$ cat design/flow/run.sh
#!/bin/bash
# the make line also repeats each setting of config.mk as NAME=value (left out here)
make -C /OpenROAD-flow-scripts/flow DESIGN_CONFIG=/design/flow/config.mk WORK_HOME=/design/flow/orfs CLKGATE_MAP_FILE= finish
$ cat design/flow/config.mk
export PLATFORM = sky130hd
export DESIGN_NAME = my_top_architecture
export DESIGN_NICKNAME = my_top_architecture
export VERILOG_FILES = /design/flow/design.v
export SDC_FILE = /design/flow/constraint.sdc
export NUM_CORES = 4
export LEC_CHECK = 0
export ABC_AREA = 1
export CAP_MARGIN = 20
export CORE_MARGIN = 2
export CORE_UTILIZATION = 72
export CTS_CLUSTER_DIAMETER = 379
export CTS_CLUSTER_SIZE = 97
export PLACE_DENSITY = 0.6
export SLEW_MARGIN = 20
$ cat design/flow/constraint.sdc
create_clock -name core_clock -period 10.7 [get_ports {clock}]
set_input_delay 2.1400 -clock core_clock [delete_from_list [all_inputs] [get_ports {clock}]]
set_output_delay 2.1400 -clock core_clock [all_outputs]
set_load 0.01 [all_outputs]
$ cat design/flow/design.v
module edge_detector (
    input clock,
    input resetn,
    input increment_button,
    input tunning,
    output reg increment_signal
);
reg increment_button_prev;
reg reset_delay;  
always @(posedge clock or negedge resetn) begin
    if (!resetn) begin
        increment_button_prev <= 0;
        increment_signal <= 0;
        reset_delay <= 1'b1;  
    end else begin
        if (reset_delay != 1'b0) begin
            reset_delay <= reset_delay - 1'b1;
            increment_signal <= 0;  
        end else begin
            if (!increment_button_prev && increment_button && tunning) begin
                increment_signal <= 1;  
            end else begin
                increment_signal <= 0;  
            end
        end
        increment_button_prev <= increment_button;  
    end
end
endmodule
module my_counter #
(
    parameter counter_size = 31,
    parameter counter_limit = 32'd50000000
)
(
    input clock,
    input resetn,
    input enable,
    output reg [counter_size:0] counter
);
always @ (posedge clock or negedge resetn)
begin
    if (resetn == 1'b0) begin
        counter <= 'b0;
    end
    else begin
        if (enable == 1'b1) begin
            if (counter == counter_limit) begin
                counter <= 'b0;
            end
            else begin
                counter <= counter + 1'b1;
            end    
        end
        else begin
            counter <= counter;
        end
    end
end
endmodule
module my_signal_pulse #(
	parameter signal_period_one = 32'd50000000
)
(
input clock,
input resetn,
input [31:0] counter, 
output reg signal_gen
);
always @ (posedge clock or negedge resetn)
begin
  if(resetn == 1'b0) begin
    signal_gen <= 1'b0;
   end  
   else begin
	if(counter == signal_period_one) begin
		signal_gen <= 1'b1;
	end
	else begin
		signal_gen <= 1'b0;
	end
   end 
end
endmodule
module my_decoder (
    input clock,
    input resetn,
    input [31:0] seconds_in,
    input [31:0] minutes_in,
    input [31:0] hours_in,
    output reg [47:0] segment_out  
);
function [7:0] digit_to_segment;
    input [3:0] digit;
    case (digit)
        4'd0: digit_to_segment = 8'b11000000;  
        4'd1: digit_to_segment = 8'b11111001;  
        4'd2: digit_to_segment = 8'b10100100;  
        4'd3: digit_to_segment = 8'b10110000;  
        4'd4: digit_to_segment = 8'b10011001;  
        4'd5: digit_to_segment = 8'b10010010;  
        4'd6: digit_to_segment = 8'b10000010;  
        4'd7: digit_to_segment = 8'b11111000;  
        4'd8: digit_to_segment = 8'b10000000;  
        4'd9: digit_to_segment = 8'b10010000;  
        default: digit_to_segment = 8'b11000000;  
    endcase
endfunction
always @(posedge clock or negedge resetn) begin
    if (!resetn) begin
        segment_out <= {digit_to_segment(4'd0), digit_to_segment(4'd0), digit_to_segment(4'd0),
		  digit_to_segment(4'd0), digit_to_segment(4'd0), digit_to_segment(4'd0)};  
    end else begin
        if (seconds_in < 32'd60 && minutes_in < 32'd60 && hours_in < 32'd24) begin
            segment_out[7:0]   <= digit_to_segment(seconds_in % 10);  
            segment_out[15:8]  <= digit_to_segment(seconds_in / 10);  
            segment_out[23:16] <= digit_to_segment(minutes_in % 10);  
            segment_out[31:24] <= digit_to_segment(minutes_in / 10);  
            segment_out[39:32] <= digit_to_segment(hours_in % 10);    
            segment_out[47:40] <= digit_to_segment(hours_in / 10);    
        end else begin
            segment_out <= {digit_to_segment(4'd0), digit_to_segment(4'd0), digit_to_segment(4'd0), 
				digit_to_segment(4'd0), digit_to_segment(4'd0), digit_to_segment(4'd0)}; 
        end
    end
end
endmodule
module my_top_architecture (
    input clock,
    input resetn,
    input tunning,  
    input mode_switch,  
    input increment_button,  
    output wire [47:0] segment_out
);
wire [31:0] main_counter;
wire [31:0] seconds_counter;
wire [31:0] minutes_counter;
wire [31:0] hours_counter;
wire enable_seconds_counter;
wire enable_minutes_counter;
wire enable_hours_counter;
wire increment_signal;  
edge_detector edge_detector_inst (
    .clock(clock),
    .resetn(resetn),
    .increment_button(increment_button),
    .tunning(tunning),
    .increment_signal(increment_signal)
);
my_counter #(
    .counter_size(31),
    .counter_limit(32'd999)  
) main_counter_inst (
    .clock(clock),
    .resetn(resetn),
    .enable(1'b1),  
    .counter(main_counter)
);
my_signal_pulse #(
    .signal_period_one(32'd999)  
) my_signal_pulse_inst (
    .clock(clock),
    .resetn(resetn),
    .counter(main_counter),
    .signal_gen(enable_seconds_counter)  
);
my_counter #(
    .counter_size(31),
    .counter_limit(32'd59)  
) seconds_counter_inst (
    .clock(clock),
    .resetn(resetn),
    .enable(enable_seconds_counter && !tunning),  
    .counter(seconds_counter)
);
assign enable_minutes_counter = (enable_seconds_counter && (seconds_counter == 32'd59) && !tunning);
my_counter #(
    .counter_size(31),
    .counter_limit(32'd59)
) minutes_counter_inst (
    .clock(clock),
    .resetn(resetn),
    .enable(enable_minutes_counter || (increment_signal && mode_switch)),  
    .counter(minutes_counter)
);
assign enable_hours_counter = (enable_minutes_counter && (minutes_counter == 32'd59) && !tunning);
my_counter #(
    .counter_size(31),
    .counter_limit(32'd23)  
) hours_counter_inst (
    .clock(clock),
    .resetn(resetn),
    .enable(enable_hours_counter || (increment_signal && !mode_switch)),  
    .counter(hours_counter)
);
my_decoder my_decoder_inst (
    .clock(clock),
    .resetn(resetn),
    .seconds_in(seconds_counter),
    .minutes_in(minutes_counter),
    .hours_in(hours_counter),
    .segment_out(segment_out)
);
endmodule
==> impl_results.html, run 1 <==
<!-- implementation run metrics -->
<table>
<tr><th>Metric</th><th>Value</th></tr>
<tr><th colspan="2">Synth</th></tr>
<tr><td>Area fraction in and, or, nand and nor cells</td><td>0.495</td></tr>
<tr><td>Yosys xor share</td><td>0.0367</td></tr>
<tr><td>Sequential share of the synthesized area</td><td>0.256</td></tr>
<tr><td>Mapped Cells</td><td>2582</td></tr>
<tr><td>Post-synth area from yosys stat</td><td>0.0170 mm2</td></tr>
<tr><td>Multiplexer share of the synthesized area</td><td>0</td></tr>
<tr><td>Count of state elements after synthesis</td><td>174</td></tr>
<tr><td># Cells Yosys</td><td>2582</td></tr>
<tr><td>Most used DFF post-synth</td><td>dfrtp_1</td></tr>
<tr><td>Post-synth top area share</td><td>0.245</td></tr>
<tr><td>Most common cell in the netlist</td><td>nand2_1</td></tr>
<tr><td>Cell area after synthesis</td><td>0.0170 mm2</td></tr>
<tr><td>Yosys warnings</td><td>6</td></tr>
<tr><td>Top post-synthesis cells by count</td><td>nand2_1 (624), nand3_1 (363), inv_1 (324)</td></tr>
<tr><td>Count of flip-flops with a built-in enable after synthesis</td><td>0</td></tr>
<tr><td>Main logic family after synthesis</td><td>simple AND/OR/NAND/NOR gates</td></tr>
<tr><td>Distinct cells, synth</td><td>66</td></tr>
<tr><td>Fraction of registers with async set or reset after synthesis</td><td>1.00</td></tr>
<tr><td>Cell type with the largest total area after synthesis</td><td>dfrtp_1</td></tr>
<tr><td>Area fraction in full adders, half adders and majority gates</td><td>0.0294</td></tr>
<tr><td>Top cells by area</td><td>dfrtp_1 (25%), nand2_1 (14%), nand3_1 (11%), nand2_2 (8.5%), inv_1 (7.1%)</td></tr>
<tr><td>Synth Area in Compound Gates</td><td>0.0702</td></tr>
<tr><td>Synthesized area per cell</td><td>6.60 um2</td></tr>
<tr><th colspan="2">Status</th></tr>
<tr><td>Last step reached</td><td>5_1_grt</td></tr>
<tr><td>Outcome</td><td>aborted with a tool error</td></tr>
<tr><td>Error that ended the run</td><td>[ERROR DPL-0038] Utilization greater than 100%, impossible to legalize</td></tr>
<tr><th colspan="2">CTS</th></tr>
<tr><td>Number of sinks on the clock net</td><td>174</td></tr>
<tr><td>Total of hold buffers inserted after clock tree synthesis</td><td>0</td></tr>
<tr><td>Root buf cell</td><td>clkbuf_16</td></tr>
<tr><td>Deepest level of the CTS H-tree</td><td>4</td></tr>
<tr><td>Number of CTS-inserted buffers</td><td>17</td></tr>
<tr><td>Bufs on Longest Clock Path</td><td>2</td></tr>
<tr><th colspan="2">Die</th></tr>
<tr><td>Boundary Pins</td><td>53</td></tr>
<tr><td>Die X-Extent</td><td>158 um</td></tr>
<tr><td>FP Core Util</td><td>0.730</td></tr>
<tr><td>Chip area</td><td>0.0249 mm2</td></tr>
<tr><td>Standard cell core area</td><td>0.0233 mm2</td></tr>
<tr><td>Height of the chip</td><td>158 um</td></tr>
<tr><td>Core Rows</td><td>56</td></tr>
<tr><th colspan="2">Placed design</th></tr>
<tr><td>Worst slack at placement</td><td>-0.707 ns</td></tr>
<tr><td>Half-perimeter wire length after placement</td><td>29.1 mm</td></tr>
<tr><td>IO Port Bufs</td><td>46</td></tr>
<tr><td>Gpl congestion</td><td>0.938</td></tr>
<tr><td>Dpl cells</td><td>2934</td></tr>
<tr><td>Placed Area</td><td>0.0177 mm2</td></tr>
</table>
## timing repair
action,4_1_cts
pin swaps,194
setup endpoints to repair,40
resized,305
hold endpoints to repair,0
buffers inserted,113
==> run 2, diff against run 1 <==
CTS_CLUSTER_DIAMETER = not set   (was 379)
CTS_CLUSTER_SIZE = not set   (was 97)
PLACE_DENSITY = 0.43   (was 0.6)
TNS_END_PERCENT = 20   (was not set)
clock period = 8.05 ns   (was 10.7 ns; I/O delays follow)
==> run 2 against run 1 <==
  * The flow again stops in 5_1_grt
  * Synthesized cell count is the same
  * Synthesized area is the same
  * Die size is the same
==> impl_results.html, run 2 <==
<!-- implementation run metrics -->
<table>
<tr><th>Metric</th><th>Value</th></tr>
<tr><th colspan="2">Status</th></tr>
<tr><td>Outcome</td><td>aborted with a tool error</td></tr>
<tr><td>Last step reached</td><td>5_1_grt</td></tr>
<tr><td>Error that ended the run</td><td>[ERROR DPL-0038] Utilization greater than 100%, impossible to legalize</td></tr>
<tr><th colspan="2">Synth</th></tr>
<tr><td>Cell area after synthesis</td><td>0.0170 mm2</td></tr>
<tr><td>Yosys xor share</td><td>0.0367</td></tr>
<tr><td>Count of state elements after synthesis</td><td>174</td></tr>
<tr><td>Cell type with the largest total area after synthesis</td><td>dfrtp_1</td></tr>
<tr><td>Area fraction in and, or, nand and nor cells</td><td>0.495</td></tr>
<tr><td>Top post-synthesis cells by count</td><td>nand2_1 (624), nand3_1 (363), inv_1 (324)</td></tr>
<tr><td>Yosys warnings</td><td>6</td></tr>
<tr><td>Synthesized area per cell</td><td>6.60 um2</td></tr>
<tr><td>Multiplexer share of the synthesized area</td><td>0</td></tr>
<tr><td>Most used DFF post-synth</td><td>dfrtp_1</td></tr>
<tr><td>Top cells by area</td><td>dfrtp_1 (25%), nand2_1 (14%), nand3_1 (11%), nand2_2 (8.5%), inv_1 (7.1%)</td></tr>
<tr><td>Most common cell in the netlist</td><td>nand2_1</td></tr>
<tr><td>Sequential share of the synthesized area</td><td>0.256</td></tr>
<tr><td>Post-synth top area share</td><td>0.245</td></tr>
<tr><td>Distinct cells, synth</td><td>66</td></tr>
<tr><td># Cells Yosys</td><td>2582</td></tr>
<tr><td>Fraction of registers with async set or reset after synthesis</td><td>1.00</td></tr>
<tr><td>Count of flip-flops with a built-in enable after synthesis</td><td>0</td></tr>
<tr><td>Post-synth area from yosys stat</td><td>0.0170 mm2</td></tr>
<tr><td>Area fraction in full adders, half adders and majority gates</td><td>0.0294</td></tr>
<tr><td>Mapped Cells</td><td>2582</td></tr>
<tr><td>Synth Area in Compound Gates</td><td>0.0702</td></tr>
<tr><td>Main logic family after synthesis</td><td>simple AND/OR/NAND/NOR gates</td></tr>
<tr><th colspan="2">Die</th></tr>
<tr><td>FP Core Util</td><td>0.730</td></tr>
<tr><td>Die X-Extent</td><td>158 um</td></tr>
<tr><td>Core Rows</td><td>56</td></tr>
<tr><td>Height of the chip</td><td>158 um</td></tr>
<tr><td>Chip area</td><td>0.0249 mm2</td></tr>
<tr><td>Standard cell core area</td><td>0.0233 mm2</td></tr>
<tr><td>Boundary Pins</td><td>53</td></tr>
<tr><th colspan="2">CTS</th></tr>
<tr><td>Deepest level of the CTS H-tree</td><td>4</td></tr>
<tr><td>Total of hold buffers inserted after clock tree synthesis</td><td>0</td></tr>
<tr><td>Root buf cell</td><td>clkbuf_16</td></tr>
<tr><td>Bufs on Longest Clock Path</td><td>2</td></tr>
<tr><td>Number of CTS-inserted buffers</td><td>17</td></tr>
<tr><td>Number of sinks on the clock net</td><td>174</td></tr>
<tr><th colspan="2">Placed design</th></tr>
<tr><td>IO Port Bufs</td><td>46</td></tr>
<tr><td>Placed Area</td><td>0.0192 mm2</td></tr>
<tr><td>Gpl congestion</td><td>0.895</td></tr>
<tr><td>Half-perimeter wire length after placement</td><td>31.6 mm</td></tr>
<tr><td>Dpl cells</td><td>3104</td></tr>
</table>
[run 2: repair_timing]
item,in CTS
setup buffers,71
setup endpoints to repair,41
endpoints found under the hold margin,0
resized,317
pin swaps,191
gates cloned,0
[run 2: through the flow]
step                setup WS (ns)
floorplan                   -1.78
global placement            -2.46
detailed placement          -3.06
CTS                         -2.76
==> run 3, diff against run 2 <==
CAP_MARGIN = 30   (was 20)
CELL_PAD_IN_SITES_DETAIL_PLACEMENT = 2   (was not set)
CELL_PAD_IN_SITES_GLOBAL_PLACEMENT = 0   (was not set)
CORE_ASPECT_RATIO = 0.67   (was not set)
CORE_MARGIN = 7   (was 2)
CORE_UTILIZATION = 50   (was 72)
GPL_ROUTABILITY_DRIVEN = 1   (was not set)
MAX_ROUTING_LAYER = met4   (was not set)
PLACE_DENSITY = not set   (was 0.43)
TNS_END_PERCENT = not set   (was 20)
clock period = 8.54 ns   (was 8.05 ns; I/O delays follow)
==> run 3 against run 2 <==
  * The flow stops in 3_5_place_dp
  * Synthesized cell count unchanged
  * Die size rose by 59%
  * Synthesized area is the same
==> impl_results.html, run 3 <==
<!-- implementation run metrics -->
<table>
<tr><th>Metric</th><th>Value</th></tr>
<tr><th colspan="2">Status</th></tr>
<tr><td>Outcome</td><td>aborted with a tool error</td></tr>
<tr><td>Last step reached</td><td>3_5_place_dp</td></tr>
<tr><td>Error that ended the run</td><td>[ERROR DPL-0033] detailed placement checks failed during check placement.</td></tr>
<tr><th colspan="2">Synth</th></tr>
<tr><td>Post-synth area from yosys stat</td><td>0.0170 mm2</td></tr>
<tr><td>Cell type with the largest total area after synthesis</td><td>dfrtp_1</td></tr>
<tr><td>Area fraction in full adders, half adders and majority gates</td><td>0.0294</td></tr>
<tr><td>Area fraction in and, or, nand and nor cells</td><td>0.495</td></tr>
<tr><td>Distinct cells, synth</td><td>66</td></tr>
<tr><td>Mapped Cells</td><td>2582</td></tr>
<tr><td>Post-synth top area share</td><td>0.245</td></tr>
<tr><td># Cells Yosys</td><td>2582</td></tr>
<tr><td>Multiplexer share of the synthesized area</td><td>0</td></tr>
<tr><td>Fraction of registers with async set or reset after synthesis</td><td>1.00</td></tr>
<tr><td>Synth Area in Compound Gates</td><td>0.0702</td></tr>
<tr><td>Yosys xor share</td><td>0.0367</td></tr>
<tr><td>Synthesized area per cell</td><td>6.60 um2</td></tr>
<tr><td>Most common cell in the netlist</td><td>nand2_1</td></tr>
<tr><td>Top post-synthesis cells by count</td><td>nand2_1 (624), nand3_1 (363), inv_1 (324)</td></tr>
<tr><td>Most used DFF post-synth</td><td>dfrtp_1</td></tr>
<tr><td>Yosys warnings</td><td>6</td></tr>
<tr><td>Count of flip-flops with a built-in enable after synthesis</td><td>0</td></tr>
<tr><td>Top cells by area</td><td>dfrtp_1 (25%), nand2_1 (14%), nand3_1 (11%), nand2_2 (8.5%), inv_1 (7.1%)</td></tr>
<tr><td>Sequential share of the synthesized area</td><td>0.256</td></tr>
<tr><td>Cell area after synthesis</td><td>0.0170 mm2</td></tr>
<tr><td>Main logic family after synthesis</td><td>simple AND/OR/NAND/NOR gates</td></tr>
<tr><td>Count of state elements after synthesis</td><td>174</td></tr>
<tr><th colspan="2">Die</th></tr>
<tr><td>FP Core Util</td><td>0.506</td></tr>
<tr><td>Chip area</td><td>0.0395 mm2</td></tr>
<tr><td>Height of the chip</td><td>165 um</td></tr>
<tr><td>Boundary Pins</td><td>53</td></tr>
<tr><td>Core Rows</td><td>55</td></tr>
<tr><td>Die X-Extent</td><td>239 um</td></tr>
<tr><td>Standard cell core area</td><td>0.0337 mm2</td></tr>
<tr><th colspan="2">Placed design</th></tr>
<tr><td>Gpl congestion</td><td>0.870</td></tr>
<tr><td>IO Port Bufs</td><td>46</td></tr>
</table>
run 3: per-stage QoR:
stage	cell area, um2
3_3_place_gp	19900
2_1_floorplan	17700
==> run 4, diff against run 3 <==
ABC_AREA = not set   (was 1)
CAP_MARGIN = 20   (was 30)
CELL_PAD_IN_SITES_DETAIL_PLACEMENT = not set   (was 2)
CELL_PAD_IN_SITES_GLOBAL_PLACEMENT = not set   (was 0)
CORE_ASPECT_RATIO = not set   (was 0.67)
CORE_MARGIN = 2   (was 7)
CORE_UTILIZATION = 66   (was 50)
CTS_CLUSTER_DIAMETER = 220   (was not set)
GPL_ROUTABILITY_DRIVEN = not set   (was 1)
HOLD_SLACK_MARGIN = -0.08   (was not set)
MAX_ROUTING_LAYER = not set   (was met4)
SETUP_SLACK_MARGIN = 0.73   (was not set)
clock period = 9.87 ns   (was 8.54 ns; I/O delays follow)
==> run 4 against run 3 <==
  * Die size is 6.3% lower
  * Synthesized cell count up 20%
  * Synthesized area is 38% higher
  * The run fails in 5_1_grt
==> impl_results.html, run 4 <==
<!-- implementation run metrics -->
<table>
<tr><th>Metric</th><th>Value</th></tr>
<tr><th colspan="2">Synth</th></tr>
<tr><td>Yosys xor share</td><td>0.0625</td></tr>
<tr><td>Area fraction in full adders, half adders and majority gates</td><td>0.0236</td></tr>
<tr><td>Most common cell in the netlist</td><td>nor2_1</td></tr>
<tr><td>Mapped Cells</td><td>3086</td></tr>
<tr><td>Count of state elements after synthesis</td><td>174</td></tr>
<tr><td>Distinct cells, synth</td><td>159</td></tr>
<tr><td>Post-synth area from yosys stat</td><td>0.0234 mm2</td></tr>
<tr><td>Most used DFF post-synth</td><td>dfrtp_1</td></tr>
<tr><td>Fraction of registers with async set or reset after synthesis</td><td>1.00</td></tr>
<tr><td>Area fraction in and, or, nand and nor cells</td><td>0.273</td></tr>
<tr><td>Synth Area in Compound Gates</td><td>0.344</td></tr>
<tr><td>Sequential share of the synthesized area</td><td>0.186</td></tr>
<tr><td>Main logic family after synthesis</td><td>AND-OR/OR-AND gates</td></tr>
<tr><td>Cell type with the largest total area after synthesis</td><td>dfrtp_1</td></tr>
<tr><td>Top cells by area</td><td>dfrtp_1 (18%), xnor2_1 (5.0%), nor2_1 (4.2%), nand2_1 (4.1%), a21oi_1 (3.1%)</td></tr>
<tr><td>Top post-synthesis cells by count</td><td>nor2_1 (265), nand2_1 (258), dfrtp_1 (167)</td></tr>
<tr><td>Post-synth top area share</td><td>0.178</td></tr>
<tr><td># Cells Yosys</td><td>3086</td></tr>
<tr><td>Yosys warnings</td><td>6</td></tr>
<tr><td>Count of flip-flops with a built-in enable after synthesis</td><td>0</td></tr>
<tr><td>Multiplexer share of the synthesized area</td><td>0.0356</td></tr>
<tr><td>Cell area after synthesis</td><td>0.0234 mm2</td></tr>
<tr><td>Synthesized area per cell</td><td>7.59 um2</td></tr>
<tr><th colspan="2">Die</th></tr>
<tr><td>FP Core Util</td><td>0.665</td></tr>
<tr><td>Standard cell core area</td><td>0.0352 mm2</td></tr>
<tr><td>Core Rows</td><td>69</td></tr>
<tr><td>Die X-Extent</td><td>192 um</td></tr>
<tr><td>Boundary Pins</td><td>53</td></tr>
<tr><td>Chip area</td><td>0.0370 mm2</td></tr>
<tr><td>Height of the chip</td><td>192 um</td></tr>
<tr><th colspan="2">Status</th></tr>
<tr><td>Outcome</td><td>aborted with a tool error</td></tr>
<tr><td>Last step reached</td><td>5_1_grt</td></tr>
<tr><td>Error that ended the run</td><td>[ERROR DPL-0038] Utilization greater than 100%, impossible to legalize</td></tr>
<tr><th colspan="2">CTS</th></tr>
<tr><td>Number of sinks on the clock net</td><td>174</td></tr>
<tr><td>Bufs on Longest Clock Path</td><td>2</td></tr>
<tr><td>Deepest level of the CTS H-tree</td><td>4</td></tr>
<tr><td>Number of CTS-inserted buffers</td><td>17</td></tr>
<tr><td>Root buf cell</td><td>clkbuf_16</td></tr>
<tr><th colspan="2">Placed design</th></tr>
<tr><td>Dpl cells</td><td>3958</td></tr>
<tr><td>Gpl congestion</td><td>1.01</td></tr>
<tr><td>Worst slack at placement</td><td>-1.62 ns</td></tr>
<tr><td>IO Port Bufs</td><td>46</td></tr>
<tr><td>Placed Area</td><td>0.0287 mm2</td></tr>
<tr><td>Half-perimeter wire length after placement</td><td>56.1 mm</td></tr>
</table>
run 4: timing repair:
item / in CTS
cloned: 6
resized: 500
buffers inserted: 162
endpoints found under the setup margin: 41
pin swaps: 205
hold buffers: 0
==> run 5, diff against run 4 <==
ABC_AREA = 1   (was not set)
CORE_UTILIZATION = 51   (was 66)
CTS_CLUSTER_DIAMETER = not set   (was 220)
HOLD_SLACK_MARGIN = not set   (was -0.08)
PLACE_DENSITY = 0.6   (was not set)
SETUP_SLACK_MARGIN = not set   (was 0.73)
TNS_END_PERCENT = 15   (was not set)
clock period = 11.1 ns   (was 9.87 ns; I/O delays follow)
==> run 5 against run 4 <==
  * The layout now fails its checks (negative setup slack)
  * Die size decreased by 5.8%
  * Synthesized cell count shrank 16%
  * Synthesized area is 27% lower
==> impl_results.html, run 5 <==
<h2>Synthesis and place &amp; route</h2>
<table>
<tr><th>Metric</th><th>Value</th></tr>
<tr><th colspan="2">Status</th></tr>
<tr><td>Outcome</td><td>complete, but fails checks</td></tr>
<tr><td>Reasons for failing layout checks</td><td>negative setup slack</td></tr>
<tr><th colspan="2">Final timing</th></tr>
<tr><td>Tcrit/Tclk final</td><td>1.01</td></tr>
<tr><td>Post-route minimum period</td><td>11.18 ns</td></tr>
<tr><td>Final count of hold timing violations</td><td>0</td></tr>
<tr><td>Slew at the pin closest to its max-slew limit</td><td>0.909 ns</td></tr>
<tr><td>Largest clock skew in the final design</td><td>0.0113 ns</td></tr>
<tr><td>Final Max-Slew Violation Tally</td><td>0</td></tr>
<tr><td>Achievable Freq</td><td>89.4 MHz</td></tr>
<tr><td>Worst slew margin relative to its limit</td><td>0.394</td></tr>
<tr><td>Final worst-path setup slack</td><td>-0.0839 ns</td></tr>
<tr><td>Final hold slack</td><td>0.400 ns</td></tr>
<tr><td>Finish-stage setup viols</td><td>3</td></tr>
<tr><td>Setup Total Neg Slack</td><td>-0.136 ns</td></tr>
<tr><td>Unrepaired setup endpoints after global routing</td><td>yes</td></tr>
<tr><th colspan="2">Global routing</th></tr>
<tr><td>Vias in the first global route</td><td>14720</td></tr>
<tr><td>Largest net degree at the start of global routing</td><td>101</td></tr>
<tr><td>Wire length of the first global-routing pass</td><td>67.7 mm</td></tr>
<tr><td>Initial antenna violation count</td><td>0</td></tr>
<tr><td>Total track usage</td><td>0.226</td></tr>
<tr><td>Global route total overflow</td><td>0</td></tr>
<tr><th colspan="2">Synth</th></tr>
<tr><td>Cell type with the largest total area after synthesis</td><td>dfrtp_1</td></tr>
<tr><td>Area fraction in full adders, half adders and majority gates</td><td>0.0294</td></tr>
<tr><td>Synthesized area per cell</td><td>6.60 um2</td></tr>
<tr><td># Cells Yosys</td><td>2582</td></tr>
<tr><td>Top post-synthesis cells by count</td><td>nand2_1 (624), nand3_1 (363), inv_1 (324)</td></tr>
<tr><td>Multiplexer share of the synthesized area</td><td>0</td></tr>
<tr><td>Count of state elements after synthesis</td><td>174</td></tr>
<tr><td>Post-synth area from yosys stat</td><td>0.0170 mm2</td></tr>
<tr><td>Top cells by area</td><td>dfrtp_1 (25%), nand2_1 (14%), nand3_1 (11%), nand2_2 (8.5%), inv_1 (7.1%)</td></tr>
<tr><td>Distinct cells, synth</td><td>66</td></tr>
<tr><td>Yosys warnings</td><td>6</td></tr>
<tr><td>Fraction of registers with async set or reset after synthesis</td><td>1.00</td></tr>
<tr><td>Mapped Cells</td><td>2582</td></tr>
<tr><td>Synth Area in Compound Gates</td><td>0.0702</td></tr>
<tr><td>Area fraction in and, or, nand and nor cells</td><td>0.495</td></tr>
<tr><td>Yosys xor share</td><td>0.0367</td></tr>
<tr><td>Cell area after synthesis</td><td>0.0170 mm2</td></tr>
<tr><td>Main logic family after synthesis</td><td>simple AND/OR/NAND/NOR gates</td></tr>
<tr><td>Post-synth top area share</td><td>0.245</td></tr>
<tr><td>Count of flip-flops with a built-in enable after synthesis</td><td>0</td></tr>
<tr><td>Most common cell in the netlist</td><td>nand2_1</td></tr>
<tr><td>Most used DFF post-synth</td><td>dfrtp_1</td></tr>
<tr><td>Sequential share of the synthesized area</td><td>0.256</td></tr>
<tr><th colspan="2">Worst setup path</th></tr>
<tr><td>R2r endpoint</td><td>my_decoder_inst.segment_out[29]</td></tr>
<tr><td>Crit start category</td><td>flop</td></tr>
<tr><td>Type of the worst setup path</td><td>reg -&gt; reg</td></tr>
<tr><td>Critical path's slowest cell</td><td>dfrtp_2</td></tr>
<tr><td>Worst path required time</td><td>11.43 ns</td></tr>
<tr><td>CP Capture Point</td><td>my_decoder_inst.segment_out[29]</td></tr>
<tr><td>Number of cells on the worst reg-to-reg path</td><td>125</td></tr>
<tr><td>R2R setup slack</td><td>-0.08 ns</td></tr>
<tr><td>Beginning of the worst register-to-register path</td><td>minutes_counter_inst.counter[30]</td></tr>
<tr><td>CP peak stage delay</td><td>0.45 ns</td></tr>
<tr><td>Worst path depth</td><td>125</td></tr>
<tr><td>Cell family contributing the most delay on the critical path</td><td>simple AND/OR/NAND/NOR gates</td></tr>
<tr><td>Arr. time, crit path</td><td>11.51 ns</td></tr>
<tr><td>Most frequent cell on the critical path</td><td>nand2_4</td></tr>
<tr><td>Critical path buffers and inverters</td><td>14</td></tr>
<tr><td>Crit. End Element</td><td>flop</td></tr>
<tr><td>Biggest fanout along the worst timing path</td><td>5</td></tr>
<tr><td>Worst setup path startpoint</td><td>minutes_counter_inst.counter[30]</td></tr>
<tr><th colspan="2">Min path</th></tr>
<tr><td>Destination of the worst hold path</td><td>edge_detector_inst.increment_signal</td></tr>
<tr><td>WHS Path Cells</td><td>1</td></tr>
<tr><td>Hold Crit Class</td><td>reg -&gt; reg</td></tr>
<tr><td>Launch instance of the worst min-delay path</td><td>edge_detector_inst.increment_button_prev</td></tr>
<tr><th colspan="2">Routing</th></tr>
<tr><td>Drt first-iter violations</td><td>873</td></tr>
<tr><td>Total Routed Length</td><td>43.7 mm</td></tr>
<tr><td>Antenna cell count</td><td>0</td></tr>
<tr><td>Vias/cell</td><td>5.26</td></tr>
<tr><td>DRC viols</td><td>0</td></tr>
<tr><td>Count of antenna-violating nets left after detailed routing</td><td>0</td></tr>
<tr><td>Initial DRT Pass Iterations</td><td>5</td></tr>
<tr><td>Routed wirelength normalized by instance count</td><td>13.8 um</td></tr>
<tr><td>Via count</td><td>16714</td></tr>
<tr><th colspan="2">Layout</th></tr>
<tr><td>Final #Nets</td><td>2769</td></tr>
<tr><td>Final Core Density</td><td>0.668</td></tr>
<tr><td>Relative area change from synthesis to final layout</td><td>28.3%</td></tr>
<tr><th colspan="2">Die</th></tr>
<tr><td>Boundary Pins</td><td>53</td></tr>
<tr><td>Standard cell core area</td><td>0.0327 mm2</td></tr>
<tr><td>Die X-Extent</td><td>187 um</td></tr>
<tr><td>Core Rows</td><td>66</td></tr>
<tr><td>Chip area</td><td>0.0349 mm2</td></tr>
<tr><td>Height of the chip</td><td>187 um</td></tr>
<tr><td>FP Core Util</td><td>0.521</td></tr>
<tr><th colspan="2">Placed design</th></tr>
<tr><td>Gpl congestion</td><td>0.876</td></tr>
<tr><td>IO Port Bufs</td><td>46</td></tr>
<tr><td>Half-perimeter wire length after placement</td><td>30.2 mm</td></tr>
<tr><th colspan="2">CTS</th></tr>
<tr><td>CTS tree</td><td>yes</td></tr>
<tr><td>Total of hold buffers inserted after clock tree synthesis</td><td>0</td></tr>
<tr><td>Number of CTS-inserted buffers</td><td>17</td></tr>
<tr><td>Deepest level of the CTS H-tree</td><td>4</td></tr>
<tr><td>Clock slew at reported path FFs</td><td>0.08 ns</td></tr>
<tr><td>Number of sinks on the clock net</td><td>174</td></tr>
<tr><td>Bufs on Longest Clock Path</td><td>2</td></tr>
<tr><td>Root buf cell</td><td>clkbuf_16</td></tr>
<tr><td>Clock network latency to the later pin of the worst-skew pair</td><td>0.45 ns</td></tr>
<tr><th colspan="2">Run</th></tr>
<tr><td>Total number of warnings across the stage logs</td><td>62</td></tr>
<tr><td># Max-Cap Violations</td><td>0</td></tr>
</table>
==> run 5: layer usage <==
layer | vias up | part of all wire | routed length, um | track usage
met5 | - | 0 | 0 | 0
met4 | 0 | 0.014 | 601 | 0.0379
met3 | 41 | 0.028 | 1220 | 0.0333
met2 | 216 | 0.49 | 21400 | 0.369
met1 | 7875 | 0.47 | 20500 | 0.323
li1 | 8582 | - | - | -
==> run 5: repair_timing <==
item / 4_1_cts / 5_1_grt
buffers inserted: 10 / 86
endpoints found under the hold margin: 0 / 0
resized: 18 / 650
pin swaps: 7 / 269
setup endpoints to repair: 20 / 41
==> run 5: cell type report <==
class,instances,area (um2)
clock inverter,14,169
sequential,174,4370
multi-input combinational,1958,13400
fill,2936,10900
tap,442,553
timing repair buffer,147,1250
clock buffer,18,439
inverter,426,1660
==> run 5: stage by stage <==
step           cells  instance area, um2  worst slack, ns
6_report        3179               21800          -0.0839
4_1_cts         3092               18600          -0.0302
3_3_place_gp    3050               17800          -0.0115
2_1_floorplan   2588               17100             1.16
5_1_grt         3179               21800            -1.00
3_5_place_dp    3050               17800           -0.252
==> run 6, diff against run 5 <==
CORE_UTILIZATION = 72   (was 51)
CTS_CLUSTER_SIZE = 22   (was not set)
GPL_ROUTABILITY_DRIVEN = 1   (was not set)
MAX_ROUTING_LAYER = met5   (was not set)
MIN_ROUTING_LAYER = met1   (was not set)
PLACE_DENSITY = not set   (was 0.6)
PLACE_DENSITY_LB_ADDON = 0.05   (was not set)
SETUP_SLACK_MARGIN = 0.88   (was not set)
SLEW_MARGIN = 5   (was 20)
TNS_END_PERCENT = not set   (was 15)
clock period = 3.5 ns   (was 11.1 ns; I/O delays follow)
==> run 6 against run 5 <==
  * Die size fell by 29%
  * Synthesized cell count did not move
  * Synthesized area did not move
  * The run now fails in 4_1_cts
==> impl_results.html, run 6 <==
<!-- implementation run metrics -->
<table>
<tr><th>Metric</th><th>Value</th></tr>
<tr><th colspan="2">Synth</th></tr>
<tr><td>Most used DFF post-synth</td><td>dfrtp_1</td></tr>
<tr><td>Distinct cells, synth</td><td>66</td></tr>
<tr><td>Yosys xor share</td><td>0.0367</td></tr>
<tr><td>Area fraction in full adders, half adders and majority gates</td><td>0.0294</td></tr>
<tr><td>Yosys warnings</td><td>6</td></tr>
<tr><td>Post-synth top area share</td><td>0.245</td></tr>
<tr><td>Synth Area in Compound Gates</td><td>0.0702</td></tr>
<tr><td># Cells Yosys</td><td>2582</td></tr>
<tr><td>Main logic family after synthesis</td><td>simple AND/OR/NAND/NOR gates</td></tr>
<tr><td>Synthesized area per cell</td><td>6.60 um2</td></tr>
<tr><td>Sequential share of the synthesized area</td><td>0.256</td></tr>
<tr><td>Fraction of registers with async set or reset after synthesis</td><td>1.00</td></tr>
<tr><td>Top post-synthesis cells by count</td><td>nand2_1 (624), nand3_1 (363), inv_1 (324)</td></tr>
<tr><td>Count of state elements after synthesis</td><td>174</td></tr>
<tr><td>Mapped Cells</td><td>2582</td></tr>
<tr><td>Post-synth area from yosys stat</td><td>0.0170 mm2</td></tr>
<tr><td>Cell area after synthesis</td><td>0.0170 mm2</td></tr>
<tr><td>Multiplexer share of the synthesized area</td><td>0</td></tr>
<tr><td>Area fraction in and, or, nand and nor cells</td><td>0.495</td></tr>
<tr><td>Most common cell in the netlist</td><td>nand2_1</td></tr>
<tr><td>Count of flip-flops with a built-in enable after synthesis</td><td>0</td></tr>
<tr><td>Cell type with the largest total area after synthesis</td><td>dfrtp_1</td></tr>
<tr><td>Top cells by area</td><td>dfrtp_1 (25%), nand2_1 (14%), nand3_1 (11%), nand2_2 (8.5%), inv_1 (7.1%)</td></tr>
<tr><th colspan="2">Status</th></tr>
<tr><td>Outcome</td><td>aborted with a tool error</td></tr>
<tr><td>Last step reached</td><td>4_1_cts</td></tr>
<tr><td>Error that ended the run</td><td>[ERROR DPL-0038] Utilization greater than 100%, impossible to legalize</td></tr>
<tr><th colspan="2">Placed design</th></tr>
<tr><td>Gpl congestion</td><td>0.897</td></tr>
<tr><td>IO Port Bufs</td><td>46</td></tr>
<tr><td>Half-perimeter wire length after placement</td><td>37.4 mm</td></tr>
<tr><th colspan="2">Die</th></tr>
<tr><td>Standard cell core area</td><td>0.0233 mm2</td></tr>
<tr><td>FP Core Util</td><td>0.730</td></tr>
<tr><td>Height of the chip</td><td>158 um</td></tr>
<tr><td>Boundary Pins</td><td>53</td></tr>
<tr><td>Die X-Extent</td><td>158 um</td></tr>
<tr><td>Core Rows</td><td>56</td></tr>
<tr><td>Chip area</td><td>0.0249 mm2</td></tr>
</table>
-- run 6: stage by stage --
stage               utilization  setup WS (ns)  cells  area [um2]
floorplan                     -          -6.33   2588       17800
global placement          0.894          -6.83   3249       20900
detailed placement        0.894          -7.76   3249       20900
==> run 7, diff against run 6 <==
ABC_AREA = not set   (was 1)
CAP_MARGIN = 0   (was 20)
CELL_PAD_IN_SITES_DETAIL_PLACEMENT = 1   (was not set)
CORE_ASPECT_RATIO = 1.05   (was not set)
CORE_UTILIZATION = 23   (was 72)
CTS_CLUSTER_DIAMETER = 393   (was not set)
CTS_CLUSTER_SIZE = not set   (was 22)
GPL_ROUTABILITY_DRIVEN = not set   (was 1)
MAX_ROUTING_LAYER = not set   (was met5)
MIN_ROUTING_LAYER = not set   (was met1)
PLACE_DENSITY = 0.6   (was not set)
PLACE_DENSITY_LB_ADDON = not set   (was 0.05)
SETUP_SLACK_MARGIN = not set   (was 0.88)
SLEW_MARGIN = 20   (was 5)
TNS_END_PERCENT = 45   (was not set)
clock period = 15.0 ns   (was 3.5 ns; I/O delays follow)
==> run 7 against run 6 <==
  * The run now finishes clean
  * Die size went up to 4.2 times the previous value
  * Synthesized cell count is 20% higher
  * Synthesized area is 38% higher
==> impl_results.html, run 7 <==
<h2>Synthesis and place &amp; route</h2>
<table>
<tr><th>Metric</th><th>Value</th></tr>
<tr><th colspan="2">Die</th></tr>
<tr><td>Die X-Extent</td><td>316 um</td></tr>
<tr><td>Chip area</td><td>0.104 mm2</td></tr>
<tr><td>FP Core Util</td><td>0.233</td></tr>
<tr><td>Core Rows</td><td>119</td></tr>
<tr><td>Boundary Pins</td><td>53</td></tr>
<tr><td>Standard cell core area</td><td>0.101 mm2</td></tr>
<tr><td>Height of the chip</td><td>331 um</td></tr>
<tr><th colspan="2">Routing</th></tr>
<tr><td>Total Routed Length</td><td>74.6 mm</td></tr>
<tr><td>Routed wirelength normalized by instance count</td><td>17.5 um</td></tr>
<tr><td>DRC viols</td><td>0</td></tr>
<tr><td>Antenna cell count</td><td>0</td></tr>
<tr><td>Initial DRT Pass Iterations</td><td>6</td></tr>
<tr><td>Via count</td><td>24288</td></tr>
<tr><td>Vias/cell</td><td>5.71</td></tr>
<tr><td>Count of antenna-violating nets left after detailed routing</td><td>0</td></tr>
<tr><td>Drt first-iter violations</td><td>1936</td></tr>
<tr><th colspan="2">Worst setup path</th></tr>
<tr><td>Cell family contributing the most delay on the critical path</td><td>AND-OR/OR-AND gates</td></tr>
<tr><td>R2r endpoint</td><td>my_decoder_inst.segment_out[4]</td></tr>
<tr><td>Critical path buffers and inverters</td><td>2</td></tr>
<tr><td>Crit start category</td><td>flop</td></tr>
<tr><td>R2R setup slack</td><td>1.05 ns</td></tr>
<tr><td>CP Capture Point</td><td>my_decoder_inst.segment_out[4]</td></tr>
<tr><td>Type of the worst setup path</td><td>reg -&gt; reg</td></tr>
<tr><td>Arr. time, crit path</td><td>14.30 ns</td></tr>
<tr><td>Worst setup path startpoint</td><td>seconds_counter_inst.counter[29]</td></tr>
<tr><td>Number of cells on the worst reg-to-reg path</td><td>43</td></tr>
<tr><td>Beginning of the worst register-to-register path</td><td>seconds_counter_inst.counter[29]</td></tr>
<tr><td>Worst path required time</td><td>15.35 ns</td></tr>
<tr><td>Crit. End Element</td><td>flop</td></tr>
<tr><td>Worst path depth</td><td>43</td></tr>
<tr><td>Biggest fanout along the worst timing path</td><td>22</td></tr>
<tr><td>Critical path's slowest cell</td><td>dfrtp_1</td></tr>
<tr><td>CP peak stage delay</td><td>0.80 ns</td></tr>
<tr><th colspan="2">Final timing</th></tr>
<tr><td>Unrepaired setup endpoints after global routing</td><td>no</td></tr>
<tr><td>Tcrit/Tclk final</td><td>0.930</td></tr>
<tr><td>Worst slew margin relative to its limit</td><td>0.266</td></tr>
<tr><td>Achievable Freq</td><td>71.7 MHz</td></tr>
<tr><td>Slew at the pin closest to its max-slew limit</td><td>1.10 ns</td></tr>
<tr><td>Final Max-Slew Violation Tally</td><td>0</td></tr>
<tr><td>Setup Total Neg Slack</td><td>0 ns</td></tr>
<tr><td>Post-route minimum period</td><td>13.95 ns</td></tr>
<tr><td>Final count of hold timing violations</td><td>0</td></tr>
<tr><td>Finish-stage setup viols</td><td>0</td></tr>
<tr><td>Largest clock skew in the final design</td><td>0.0156 ns</td></tr>
<tr><td>Final worst-path setup slack</td><td>1.05 ns</td></tr>
<tr><td>Final hold slack</td><td>0.437 ns</td></tr>
<tr><th colspan="2">Global routing</th></tr>
<tr><td>Vias in the first global route</td><td>23569</td></tr>
<tr><td>Total track usage</td><td>0.138</td></tr>
<tr><td>Wire length of the first global-routing pass</td><td>124 mm</td></tr>
<tr><td>Largest net degree at the start of global routing</td><td>64</td></tr>
<tr><td>Global route total overflow</td><td>0</td></tr>
<tr><td>Initial antenna violation count</td><td>2</td></tr>
<tr><th colspan="2">CTS</th></tr>
<tr><td>Deepest level of the CTS H-tree</td><td>4</td></tr>
<tr><td>Root buf cell</td><td>clkbuf_16</td></tr>
<tr><td>CTS tree</td><td>yes</td></tr>
<tr><td>Number of sinks on the clock net</td><td>174</td></tr>
<tr><td>Clock network latency to the later pin of the worst-skew pair</td><td>0.48 ns</td></tr>
<tr><td>Clock slew at reported path FFs</td><td>0.07 ns</td></tr>
<tr><td>Total of hold buffers inserted after clock tree synthesis</td><td>0</td></tr>
<tr><td>Bufs on Longest Clock Path</td><td>2</td></tr>
<tr><td>Number of CTS-inserted buffers</td><td>17</td></tr>
<tr><th colspan="2">Placed design</th></tr>
<tr><td>IO Port Bufs</td><td>46</td></tr>
<tr><td>Worst slack at placement</td><td>1.04 ns</td></tr>
<tr><td>Dpl cells</td><td>4222</td></tr>
<tr><td>Half-perimeter wire length after placement</td><td>54.3 mm</td></tr>
<tr><td>Placed Area</td><td>0.0244 mm2</td></tr>
<tr><td>Gpl congestion</td><td>0.900</td></tr>
<tr><th colspan="2">Synth</th></tr>
<tr><td>Yosys xor share</td><td>0.0625</td></tr>
<tr><td>Top cells by area</td><td>dfrtp_1 (18%), xnor2_1 (5.0%), nor2_1 (4.2%), nand2_1 (4.1%), a21oi_1 (3.1%)</td></tr>
<tr><td>Post-synth top area share</td><td>0.178</td></tr>
<tr><td>Area fraction in full adders, half adders and majority gates</td><td>0.0236</td></tr>
<tr><td>Cell type with the largest total area after synthesis</td><td>dfrtp_1</td></tr>
<tr><td>Count of state elements after synthesis</td><td>174</td></tr>
<tr><td>Yosys warnings</td><td>6</td></tr>
<tr><td>Most used DFF post-synth</td><td>dfrtp_1</td></tr>
<tr><td>Most common cell in the netlist</td><td>nor2_1</td></tr>
<tr><td>Sequential share of the synthesized area</td><td>0.186</td></tr>
<tr><td>Synthesized area per cell</td><td>7.59 um2</td></tr>
<tr><td>Main logic family after synthesis</td><td>AND-OR/OR-AND gates</td></tr>
<tr><td>Synth Area in Compound Gates</td><td>0.344</td></tr>
<tr><td>Cell area after synthesis</td><td>0.0234 mm2</td></tr>
<tr><td>Post-synth area from yosys stat</td><td>0.0234 mm2</td></tr>
<tr><td>Fraction of registers with async set or reset after synthesis</td><td>1.00</td></tr>
<tr><td>Distinct cells, synth</td><td>159</td></tr>
<tr><td># Cells Yosys</td><td>3086</td></tr>
<tr><td>Mapped Cells</td><td>3086</td></tr>
<tr><td>Count of flip-flops with a built-in enable after synthesis</td><td>0</td></tr>
<tr><td>Top post-synthesis cells by count</td><td>nor2_1 (265), nand2_1 (258), dfrtp_1 (167)</td></tr>
<tr><td>Area fraction in and, or, nand and nor cells</td><td>0.273</td></tr>
<tr><td>Multiplexer share of the synthesized area</td><td>0.0356</td></tr>
<tr><th colspan="2">Min path</th></tr>
<tr><td>Hold Crit Class</td><td>reg -&gt; reg</td></tr>
<tr><td>WHS Path Cells</td><td>1</td></tr>
<tr><td>Launch instance of the worst min-delay path</td><td>edge_detector_inst.increment_button_prev</td></tr>
<tr><td>Destination of the worst hold path</td><td>edge_detector_inst.increment_signal</td></tr>
<tr><th colspan="2">Layout</th></tr>
<tr><td>Final cell count without fillers</td><td>4254</td></tr>
<tr><td>Final design instance area without fill</td><td>0.0250 mm2</td></tr>
<tr><td>Relative area change from synthesis to final layout</td><td>6.81%</td></tr>
<tr><td>Comb gate area</td><td>0.0174 mm2</td></tr>
<tr><td>Final Core Density</td><td>0.249</td></tr>
<tr><td>Final #Nets</td><td>2955</td></tr>
<tr><td>Number of fillers in the final layout</td><td>12327</td></tr>
<tr><td>Sequential cell area</td><td>0.00437 mm2</td></tr>
<tr><th colspan="2">Run</th></tr>
<tr><td>Total number of warnings across the stage logs</td><td>57</td></tr>
<tr><td># Max-Cap Violations</td><td>0</td></tr>
<tr><th colspan="2">Status</th></tr>
<tr><td>Outcome</td><td>complete, no violations</td></tr>
</table>
==> run 7: layout make-up <==
type                    count  share of cell area
repair buffers             63              0.0236
clock buffers              18              0.0175
well taps                1331              0.0665
inverters                 122              0.0184
clock inverters            14             0.00535
flip-flops and latches    174               0.174
multi-input cells        2532               0.694
==> run 7: metal layers <==
| metal | track usage | up-vias | share of wire |
|---|---|---|---|
| li1 | - | 11516 | - |
| met2 | 0.225 | 489 | 0.46 |
| met5 | 0 | - | 0 |
| met3 | 0.0167 | 57 | 0.031 |
| met4 | 0.0295 | 0 | 0.011 |
| met1 | 0.195 | 12226 | 0.49 |
==> run 7: repair_timing <==
item | CTS | global route
setup buffers | 0 | 0
endpoints found under the setup margin | 0 | 6
resized | 0 | 7
==> run 8, diff against run 7 <==
CAP_MARGIN = 20   (was 0)
CELL_PAD_IN_SITES_DETAIL_PLACEMENT = not set   (was 1)
CORE_ASPECT_RATIO = not set   (was 1.05)
CORE_UTILIZATION = 51   (was 23)
CTS_CLUSTER_DIAMETER = 379   (was 393)
CTS_CLUSTER_SIZE = 93   (was not set)
TNS_END_PERCENT = not set   (was 45)
clock period = 15.6 ns   (was 15.0 ns; I/O delays follow)
==> run 8 against run 7 <==
  * Worst hold slack worse by 0.032 ns
  * Maximum frequency is 0.67% lower
  * Wire length is 12% lower
  * Still clean on timing, DRC and antenna
  * Sequential share of layout area is 0.66 points higher
  * Critical endpoint unchanged
  * Die size is 54% lower
  * Final cell count is 17% lower
  * Global-route usage is 13 points higher
==> impl_results.html, run 8 <==
<h2>Synthesis and place &amp; route</h2>
<table>
<tr><th>Metric</th><th>Value</th></tr>
<tr><th colspan="2">Status</th></tr>
<tr><td>Outcome</td><td>complete, no violations</td></tr>
<tr><th colspan="2">CTS</th></tr>
<tr><td>Number of CTS-inserted buffers</td><td>17</td></tr>
<tr><td>Total of hold buffers inserted after clock tree synthesis</td><td>0</td></tr>
<tr><td>Resized Gates After CTS</td><td>0</td></tr>
<tr><td>Buffers inserted by post-CTS timing repair</td><td>0</td></tr>
<tr><td>Bufs on Longest Clock Path</td><td>2</td></tr>
<tr><td>Deepest level of the CTS H-tree</td><td>4</td></tr>
<tr><td>Clock slew at reported path FFs</td><td>0.08 ns</td></tr>
<tr><td>CTS tree</td><td>yes</td></tr>
<tr><td>Root buf cell</td><td>clkbuf_16</td></tr>
<tr><td>Clock network latency to the later pin of the worst-skew pair</td><td>0.45 ns</td></tr>
<tr><td>Number of sinks on the clock net</td><td>174</td></tr>
<tr><th colspan="2">Die</th></tr>
<tr><td>Boundary Pins</td><td>53</td></tr>
<tr><td>Chip area</td><td>0.0477 mm2</td></tr>
<tr><td>Die X-Extent</td><td>218 um</td></tr>
<tr><td>Core Rows</td><td>78</td></tr>
<tr><td>FP Core Util</td><td>0.516</td></tr>
<tr><td>Standard cell core area</td><td>0.0454 mm2</td></tr>
<tr><td>Height of the chip</td><td>218 um</td></tr>
<tr><th colspan="2">Routing</th></tr>
<tr><td>Via count</td><td>24048</td></tr>
<tr><td>Count of antenna-violating nets left after detailed routing</td><td>0</td></tr>
<tr><td>Drt first-iter violations</td><td>2863</td></tr>
<tr><td>Vias/cell</td><td>6.83</td></tr>
<tr><td>DRC viols</td><td>0</td></tr>
<tr><td>Total Routed Length</td><td>65.5 mm</td></tr>
<tr><td>Routed wirelength normalized by instance count</td><td>18.6 um</td></tr>
<tr><td>Initial DRT Pass Iterations</td><td>7</td></tr>
<tr><td>Antenna cell count</td><td>0</td></tr>
<tr><th colspan="2">Worst setup path</th></tr>
<tr><td>Critical path's slowest cell</td><td>or4_1</td></tr>
<tr><td>CP Capture Point</td><td>my_decoder_inst.segment_out[4]</td></tr>
<tr><td>R2r endpoint</td><td>my_decoder_inst.segment_out[4]</td></tr>
<tr><td>CP peak stage delay</td><td>0.75 ns</td></tr>
<tr><td>Beginning of the worst register-to-register path</td><td>seconds_counter_inst.counter[25]</td></tr>
<tr><td>Number of cells on the worst reg-to-reg path</td><td>43</td></tr>
<tr><td>R2R setup slack</td><td>1.56 ns</td></tr>
<tr><td>Most frequent cell on the critical path</td><td>mux2i_1</td></tr>
<tr><td>Crit start category</td><td>flop</td></tr>
<tr><td>Worst setup path startpoint</td><td>seconds_counter_inst.counter[25]</td></tr>
<tr><td>Worst path required time</td><td>15.93 ns</td></tr>
<tr><td>Biggest fanout along the worst timing path</td><td>21</td></tr>
<tr><td>Type of the worst setup path</td><td>reg -&gt; reg</td></tr>
<tr><td>Arr. time, crit path</td><td>14.37 ns</td></tr>
<tr><td>Critical path buffers and inverters</td><td>3</td></tr>
<tr><td>Worst path depth</td><td>43</td></tr>
<tr><td>Cell family contributing the most delay on the critical path</td><td>AND-OR/OR-AND gates</td></tr>
<tr><td>Crit. End Element</td><td>flop</td></tr>
<tr><th colspan="2">Synth</th></tr>
<tr><td>Top cells by area</td><td>dfrtp_1 (18%), xnor2_1 (5.0%), nor2_1 (4.2%), nand2_1 (4.1%), a21oi_1 (3.1%)</td></tr>
<tr><td>Most used DFF post-synth</td><td>dfrtp_1</td></tr>
<tr><td>Synth Area in Compound Gates</td><td>0.344</td></tr>
<tr><td>Multiplexer share of the synthesized area</td><td>0.0356</td></tr>
<tr><td>Synthesized area per cell</td><td>7.59 um2</td></tr>
<tr><td>Cell area after synthesis</td><td>0.0234 mm2</td></tr>
<tr><td>Fraction of registers with async set or reset after synthesis</td><td>1.00</td></tr>
<tr><td>Cell type with the largest total area after synthesis</td><td>dfrtp_1</td></tr>
<tr><td>Area fraction in and, or, nand and nor cells</td><td>0.273</td></tr>
<tr><td>Distinct cells, synth</td><td>159</td></tr>
<tr><td>Sequential share of the synthesized area</td><td>0.186</td></tr>
<tr><td># Cells Yosys</td><td>3086</td></tr>
<tr><td>Mapped Cells</td><td>3086</td></tr>
<tr><td>Count of flip-flops with a built-in enable after synthesis</td><td>0</td></tr>
<tr><td>Main logic family after synthesis</td><td>AND-OR/OR-AND gates</td></tr>
<tr><td>Top post-synthesis cells by count</td><td>nor2_1 (265), nand2_1 (258), dfrtp_1 (167)</td></tr>
<tr><td>Count of state elements after synthesis</td><td>174</td></tr>
<tr><td>Area fraction in full adders, half adders and majority gates</td><td>0.0236</td></tr>
<tr><td>Yosys warnings</td><td>6</td></tr>
<tr><td>Most common cell in the netlist</td><td>nor2_1</td></tr>
<tr><td>Post-synth area from yosys stat</td><td>0.0234 mm2</td></tr>
<tr><td>Yosys xor share</td><td>0.0625</td></tr>
<tr><td>Post-synth top area share</td><td>0.178</td></tr>
<tr><th colspan="2">Layout</th></tr>
<tr><td>Number of fillers in the final layout</td><td>4337</td></tr>
<tr><td>Relative area change from synthesis to final layout</td><td>2.87%</td></tr>
<tr><td>Comb gate area</td><td>0.0173 mm2</td></tr>
<tr><td>Final #Nets</td><td>2954</td></tr>
<tr><td>Sequential cell area</td><td>0.00436 mm2</td></tr>
<tr><td>Final design instance area without fill</td><td>0.0241 mm2</td></tr>
<tr><td>Final Core Density</td><td>0.531</td></tr>
<tr><th colspan="2">Final timing</th></tr>
<tr><td>Tcrit/Tclk final</td><td>0.900</td></tr>
<tr><td>Setup Total Neg Slack</td><td>0 ns</td></tr>
<tr><td>Final Max-Slew Violation Tally</td><td>0</td></tr>
<tr><td>Worst slew margin relative to its limit</td><td>0.301</td></tr>
<tr><td>Final hold slack</td><td>0.406 ns</td></tr>
<tr><td>Achievable Freq</td><td>71.2 MHz</td></tr>
<tr><td>Final count of hold timing violations</td><td>0</td></tr>
<tr><td>Finish-stage setup viols</td><td>0</td></tr>
<tr><td>Unrepaired setup endpoints after global routing</td><td>no</td></tr>
<tr><td>Slew at the pin closest to its max-slew limit</td><td>1.05 ns</td></tr>
<tr><td>Post-route minimum period</td><td>14.04 ns</td></tr>
<tr><td>Largest clock skew in the final design</td><td>0.0154 ns</td></tr>
<tr><th colspan="2">Global routing</th></tr>
<tr><td>Initial antenna violation count</td><td>0</td></tr>
<tr><td>Global route total overflow</td><td>0</td></tr>
<tr><td>Largest net degree at the start of global routing</td><td>109</td></tr>
<tr><td>Vias in the first global route</td><td>21756</td></tr>
<tr><td>Wire length of the first global-routing pass</td><td>111 mm</td></tr>
<tr><td>Total track usage</td><td>0.270</td></tr>
<tr><th colspan="2">Min path</th></tr>
<tr><td>Launch instance of the worst min-delay path</td><td>edge_detector_inst.increment_button_prev</td></tr>
<tr><td>WHS Path Cells</td><td>1</td></tr>
<tr><td>Hold Crit Class</td><td>reg -&gt; reg</td></tr>
<tr><td>Destination of the worst hold path</td><td>edge_detector_inst.increment_signal</td></tr>
<tr><th colspan="2">Placed design</th></tr>
<tr><td>Gpl congestion</td><td>0.953</td></tr>
<tr><td>IO Port Bufs</td><td>46</td></tr>
<tr><td>Half-perimeter wire length after placement</td><td>46.2 mm</td></tr>
<tr><td>Placed Area</td><td>0.0235 mm2</td></tr>
<tr><th colspan="2">Run</th></tr>
<tr><td>Total number of warnings across the stage logs</td><td>59</td></tr>
<tr><td># Max-Cap Violations</td><td>0</td></tr>
</table>
[run 8: final cells by class]
class,count,share of cell area
Clock buffer,19,0.0184
Clock inverter,13,0.00732
Inverter,122,0.0191
Multi-Input combinational cell,2532,0.719
Sequential cell,174,0.181
Tap cell,600,0.0311
Timing Repair Buffer,62,0.0242
[run 8: metal layers]
layer,global-route usage,part of all wire,up-vias
li1,-,-,11519
met1,0.392,0.47,11507
met2,0.421,0.45,911
met3,0.0264,0.055,111
met4,0.0791,0.020,0
met5,0,0,-
[run 8: through the flow]
stage	std cells	worst slack, ns
finish	3522	1.56
global route	3522	0.592
CTS	3522	1.74
detailed placement	3490	1.80
global placement	3490	2.20
floorplan	3092	4.93
==> run 9, diff against run 8 <==
ABC_AREA = 1   (was not set)
CORE_UTILIZATION = 72   (was 51)
CTS_CLUSTER_DIAMETER = 380   (was 379)
CTS_CLUSTER_SIZE = 20   (was 93)
GPL_ROUTABILITY_DRIVEN = 1   (was not set)
MAX_ROUTING_LAYER = met5   (was not set)
MIN_ROUTING_LAYER = met1   (was not set)
PLACE_DENSITY = not set   (was 0.6)
PLACE_DENSITY_LB_ADDON = 0.2   (was not set)
SETUP_SLACK_MARGIN = 1.34   (was not set)
SLEW_MARGIN = 40   (was 20)
clock period = 12.6 ns   (was 15.6 ns; I/O delays follow)
==> run 9 against run 8 <==
  * The flow now stops in 5_1_grt
  * Die size shrank 48%
  * Synthesized area shrank 27%
  * Synthesized cell count shrank 16%
==> impl_results.html, run 9 <==
<!-- implementation run metrics -->
<table>
<tr><th>Metric</th><th>Value</th></tr>
<tr><th colspan="2">Status</th></tr>
<tr><td>Outcome</td><td>aborted with a tool error</td></tr>
<tr><td>Last step reached</td><td>5_1_grt</td></tr>
<tr><th colspan="2">CTS</th></tr>
<tr><td>Number of sinks on the clock net</td><td>174</td></tr>
<tr><td>Total of hold buffers inserted after clock tree synthesis</td><td>0</td></tr>
<tr><td>Root buf cell</td><td>clkbuf_16</td></tr>
<tr><td>Deepest level of the CTS H-tree</td><td>4</td></tr>
<tr><td>Bufs on Longest Clock Path</td><td>2</td></tr>
<tr><td>Number of CTS-inserted buffers</td><td>17</td></tr>
<tr><th colspan="2">Synth</th></tr>
<tr><td>Area fraction in and, or, nand and nor cells</td><td>0.495</td></tr>
<tr><td>Most common cell in the netlist</td><td>nand2_1</td></tr>
<tr><td>Count of flip-flops with a built-in enable after synthesis</td><td>0</td></tr>
<tr><td>Distinct cells, synth</td><td>66</td></tr>
<tr><td>Post-synth top area share</td><td>0.245</td></tr>
<tr><td>Cell area after synthesis</td><td>0.0170 mm2</td></tr>
<tr><td>Mapped Cells</td><td>2582</td></tr>
<tr><td>Multiplexer share of the synthesized area</td><td>0</td></tr>
<tr><td>Count of state elements after synthesis</td><td>174</td></tr>
<tr><td>Yosys xor share</td><td>0.0367</td></tr>
<tr><td>Post-synth area from yosys stat</td><td>0.0170 mm2</td></tr>
<tr><td>Yosys warnings</td><td>6</td></tr>
<tr><td># Cells Yosys</td><td>2582</td></tr>
<tr><td>Main logic family after synthesis</td><td>simple AND/OR/NAND/NOR gates</td></tr>
<tr><td>Fraction of registers with async set or reset after synthesis</td><td>1.00</td></tr>
<tr><td>Synth Area in Compound Gates</td><td>0.0702</td></tr>
<tr><td>Top cells by area</td><td>dfrtp_1 (25%), nand2_1 (14%), nand3_1 (11%), nand2_2 (8.5%), inv_1 (7.1%)</td></tr>
<tr><td>Most used DFF post-synth</td><td>dfrtp_1</td></tr>
<tr><td>Top post-synthesis cells by count</td><td>nand2_1 (624), nand3_1 (363), inv_1 (324)</td></tr>
<tr><td>Sequential share of the synthesized area</td><td>0.256</td></tr>
<tr><td>Synthesized area per cell</td><td>6.60 um2</td></tr>
<tr><td>Area fraction in full adders, half adders and majority gates</td><td>0.0294</td></tr>
<tr><td>Cell type with the largest total area after synthesis</td><td>dfrtp_1</td></tr>
<tr><th colspan="2">Placed design</th></tr>
<tr><td>Half-perimeter wire length after placement</td><td>29.3 mm</td></tr>
<tr><td>Gpl congestion</td><td>0.899</td></tr>
<tr><td>IO Port Bufs</td><td>46</td></tr>
<tr><td>Placed Area</td><td>0.0177 mm2</td></tr>
<tr><td>Worst slack at placement</td><td>1.16 ns</td></tr>
<tr><th colspan="2">Die</th></tr>
<tr><td>Boundary Pins</td><td>53</td></tr>
<tr><td>FP Core Util</td><td>0.730</td></tr>
<tr><td>Chip area</td><td>0.0249 mm2</td></tr>
<tr><td>Height of the chip</td><td>158 um</td></tr>
<tr><td>Standard cell core area</td><td>0.0233 mm2</td></tr>
<tr><td>Die X-Extent</td><td>158 um</td></tr>
<tr><td>Core Rows</td><td>56</td></tr>
</table>
## run 9: timing repair
action                                  CTS
buffers inserted                         24
resized                                  42
gates cloned                              0
endpoints found under the setup margin   21
endpoints found under the hold margin     0
pin swaps                                32
## run 9: metrics by stage
stage	std cells	hold slack, ns
2_1_floorplan	2588	0.384
3_3_place_gp	2925	0.397
3_5_place_dp	2925	0.408
4_1_cts	2981	0.424
